// CPU_Set
module CPU_Set(
    input CLK,
	 input reset,
	 input [15:0]camera,
	 input [15:0] move_command,
	 input [15:0] data_out,
	 output reg [23:0] memory_location,
	 output reg [15:0] memory_input,
	 output reg [127:0] display,
	 output reg write_memory
    );
Size in the first run: roughly 3600 cells after synthesis.
Settings: LEC_CHECK=0, CAP_MARGIN=40, CELL_PAD_IN_SITES_DETAIL_PLACEMENT=0, CELL_PAD_IN_SITES_GLOBAL_PLACEMENT=3, CORE_MARGIN=2, CORE_UTILIZATION=60, CTS_CLUSTER_DIAMETER=86, CTS_CLUSTER_SIZE=40, GPL_TIMING_DRIVEN=0, MAX_ROUTING_LAYER=met5, SLEW_MARGIN=20; clock period 6.92 ns.
run.sh (not shown) runs the stock make flow with config.mk's settings and CLKGATE_MAP_FILE=.
The starting point aborted during global placement without I/O (3_1_place_gp_skip_io) (GPL-0301).
Next try:
==> flow/config.mk (replaced) <==
export PLATFORM = sky130hd
export DESIGN_NAME = CPU_Set
export DESIGN_NICKNAME = CPU_Set
export VERILOG_FILES = /design/flow/design.v
export SDC_FILE = /design/flow/constraint.sdc
export NUM_CORES = 4
export LEC_CHECK = 0
export CAP_MARGIN = 20
export CORE_MARGIN = 2
export CORE_UTILIZATION = 40
export SETUP_SLACK_MARGIN = 0.55
export SLEW_MARGIN = 20
==> flow/constraint.sdc (replaced) <==
create_clock -name core_clock -period 3.76 [get_ports {CLK}]
set_input_delay 0.7520 -clock core_clock [delete_from_list [all_inputs] [get_ports {CLK}]]
set_output_delay 0.7520 -clock core_clock [all_outputs]
set_load 0.01 [all_outputs]
The changed run produced a layout that fails on negative setup slack.
Area after synthesis is unchanged.
Die size grows by well over a third.
Synthesized cell count is unchanged.
Next try:
--- a/flow/config.mk
+++ b/flow/config.mk
@@ -10,2 +10 @@
-export CORE_UTILIZATION = 40
-export SETUP_SLACK_MARGIN = 0.55
+export CORE_UTILIZATION = 36
==> flow/constraint.sdc (replaced) <==
create_clock -name core_clock -period 6.77 [get_ports {CLK}]
set_input_delay 1.3540 -clock core_clock [delete_from_list [all_inputs] [get_ports {CLK}]]
set_output_delay 1.3540 -clock core_clock [all_outputs]
set_load 0.01 [all_outputs]
=> This time the run finished with timing, DRC and antenna clean; design area goes down by about 22%; sequential cell count stays the same; die area rises by 11%; sequential power shrinks by 33%; global-route usage went down by 7.7 points; via count falls by 10%; area after synthesis does not change; clock power came out lower by 47%.

* * *

run 1:
CPU_Set again, from the RTL that the note above started with.
Settings: LEC_CHECK=0, ABC_AREA=1, CAP_MARGIN=20, CORE_MARGIN=2, CORE_UTILIZATION=71, CTS_CLUSTER_DIAMETER=238, HOLD_SLACK_MARGIN=-0.09, SLEW_MARGIN=20; clock period 6.45 ns.
Run 1 never completed; the flow aborted with a tool error in global routing (5_1_grt).
--- input diff run 1..run 2 ---
# run 1
export LEC_CHECK = 0
export ABC_AREA = 1
export CAP_MARGIN = 20
export CORE_MARGIN = 2
export CORE_UTILIZATION = 71
export CTS_CLUSTER_DIAMETER = 238
export HOLD_SLACK_MARGIN = -0.09
export SLEW_MARGIN = 20
create_clock -name core_clock -period 6.45 [get_ports {CLK}]
# run 2
export LEC_CHECK = 0
export CAP_MARGIN = 40
export CELL_PAD_IN_SITES_DETAIL_PLACEMENT = 1
export CELL_PAD_IN_SITES_GLOBAL_PLACEMENT = 3
export CORE_MARGIN = 2
export CORE_UTILIZATION = 60
export CTS_CLUSTER_DIAMETER = 86
export CTS_CLUSTER_SIZE = 51
export GPL_TIMING_DRIVEN = 0
export MAX_ROUTING_LAYER = met4
export SLEW_MARGIN = 20
create_clock -name core_clock -period 6.92 [get_ports {CLK}]
### Flow results
Run 2 did not finish: a tool error stopped it during global placement without I/O (3_1_place_gp_skip_io).
[compare] base=run 1 new=run 2: die height now larger, average cell area after synthesis higher, gate count after technology mapping lost about 10%.
Re width of the chip: run 2 and run 1 aren't equal, and the higher value belongs to run 2.
Going from run 1 to run 2, the die area was enlarged.
Delta(number of nets at floorplan, run 2 - run 1) < 0
What run 2 reported for number of library cell types mapped by synthesis has to be multiplied by 0.65 to get the figure for run 1.
Higher row count was reported by run 2, not run 1.
Run 2 vs run 1 — placeable core region climbed by more than a quarter
Area of the synthesized netlist per yosys stat, run 2 vs run 1: up by more than 10%
## Diff of input files: run 3 against run 2
# run 2
export LEC_CHECK = 0
export CAP_MARGIN = 40
export CELL_PAD_IN_SITES_DETAIL_PLACEMENT = 1
export CELL_PAD_IN_SITES_GLOBAL_PLACEMENT = 3
export CORE_MARGIN = 2
export CORE_UTILIZATION = 60
export CTS_CLUSTER_DIAMETER = 86
export CTS_CLUSTER_SIZE = 51
export GPL_TIMING_DRIVEN = 0
export MAX_ROUTING_LAYER = met4
export SLEW_MARGIN = 20
create_clock -name core_clock -period 6.92 [get_ports {CLK}]
# run 3
export LEC_CHECK = 0
export CAP_MARGIN = 20
export CORE_MARGIN = 2
export CORE_UTILIZATION = 40
export HOLD_SLACK_MARGIN = 0.29
export SETUP_SLACK_MARGIN = 0.97
export SLEW_MARGIN = 20
create_clock -name core_clock -period 3.96 [get_ports {CLK}]
==> comparison <==
Among run 2 and run 3, the run that stopped before the end is run 2, and it is the only one. Between run 3 and run 2, the post-synthesis chip area from yosys figures differ only marginally. Die: run 3 bigger than run 2. Horizontal die dimension up 22% in run 3 wrt run 2. Number of standard-cell rows in the floorplan up 22% in run 3 wrt run 2.
What run 4 does differently from run 3 at the input level:
# run 3
export LEC_CHECK = 0
export CAP_MARGIN = 20
export CORE_MARGIN = 2
export CORE_UTILIZATION = 40
export HOLD_SLACK_MARGIN = 0.29
export SETUP_SLACK_MARGIN = 0.97
export SLEW_MARGIN = 20
create_clock -name core_clock -period 3.96 [get_ports {CLK}]
# run 4
export LEC_CHECK = 0
export CAP_MARGIN = 20
export CELL_PAD_IN_SITES_GLOBAL_PLACEMENT = 1
export CORE_ASPECT_RATIO = 0.59
export CORE_MARGIN = 4
export CORE_UTILIZATION = 63
export CTS_CLUSTER_SIZE = 37
export GPL_ROUTABILITY_DRIVEN = 1
export GPL_TIMING_DRIVEN = 0
export HOLD_SLACK_MARGIN = 0.19
export MAX_ROUTING_LAYER = met5
export PLACE_DENSITY_LB_ADDON = 0.06
export SETUP_SLACK_MARGIN = 1.49
export SLEW_MARGIN = 25
create_clock -name core_clock -period 10.0 [get_ports {CLK}]
[summary]
Each of run 3 and run 4 falls short of a clean finish.
global placement without I/O (3_1_place_gp_skip_io): run 4 exited with error
Run 3 has a higher die area than run 4.
Run 3 → run 4: number of nets at floorplan level; total of flip-flops plus latches after synthesis level.
Run 4 vs run 3 — horizontal die dimension climbed by a few percent
Between run 4 and run 3, it is run 4 whose area of the core is lower, by 37%.
The count of distinct cell types in the synthesized netlist on run 4 is in line with that on run 3.
Die outline height: run 4 vs run 3 down 37%

* * *

Starting RTL as in the previous note.
Settings: LEC_CHECK=0, ABC_AREA=1, CAP_MARGIN=20, CORE_MARGIN=2, CORE_UTILIZATION=62, SLEW_MARGIN=20; clock period 3.96 ns.
The baseline aborted during global routing.
Next try:
ABC_AREA = not set   (was 1)
CAP_MARGIN = 40   (was 20)
CORE_ASPECT_RATIO = 1.08   (was not set)
CORE_MARGIN = 9   (was 2)
CORE_UTILIZATION = 49   (was 62)
HOLD_SLACK_MARGIN = 0.05   (was not set)
PLACE_DENSITY_LB_ADDON = 0.27   (was not set)
SLEW_MARGIN = 40   (was 20)
clock period = 10.6 ns   (was 3.96 ns; I/O delays follow)
Outcome: The changed run produced a clean layout; synthesized area increases by 10%; synthesized cell count decreases by about 10%; die size increases by 55%.
Next try:
ABC_AREA = 1   (was not set)
CAP_MARGIN = 5   (was 40)
CORE_ASPECT_RATIO = 0.68   (was 1.08)
CORE_MARGIN = 2   (was 9)
CORE_UTILIZATION = 72   (was 49)
CTS_CLUSTER_DIAMETER = 238   (was not set)
HOLD_SLACK_MARGIN = -0.09   (was 0.05)
PLACE_DENSITY = 0.62   (was not set)
PLACE_DENSITY_LB_ADDON = not set   (was 0.27)
SETUP_SLACK_MARGIN = 1.36   (was not set)
SLEW_MARGIN = 20   (was 40)
TNS_END_PERCENT = 5   (was not set)
clock period = 5.53 ns   (was 10.6 ns; I/O delays follow)
=> The new run aborted during global routing with GRT-0116. Synthesized area is lower by 9.2%. Die size went down by 44%. Synthesized cell count climbs by 11%.
Next try:
ABC_AREA = not set   (was 1)
CAP_MARGIN = 20   (was 5)
CORE_ASPECT_RATIO = not set   (was 0.68)
CORE_MARGIN = 4   (was 2)
CORE_UTILIZATION = 25   (was 72)
CTS_CLUSTER_DIAMETER = not set   (was 238)
HOLD_SLACK_MARGIN = not set   (was -0.09)
MAX_ROUTING_LAYER = met5   (was not set)
PLACE_DENSITY = 0.39   (was 0.62)
SETUP_SLACK_MARGIN = 0.68   (was 1.36)
TNS_END_PERCENT = 40   (was 5)
clock period = 6.77 ns   (was 5.53 ns; I/O delays follow)
The changed run passed the timing, design-rule and antenna checks.
Die size increases to 3.2 times its value.
Synthesized cell count went down by roughly a tenth.
Synthesized area rose by roughly a tenth.
Power figures rest on the tool's default switching activity, not on a simulated workload.
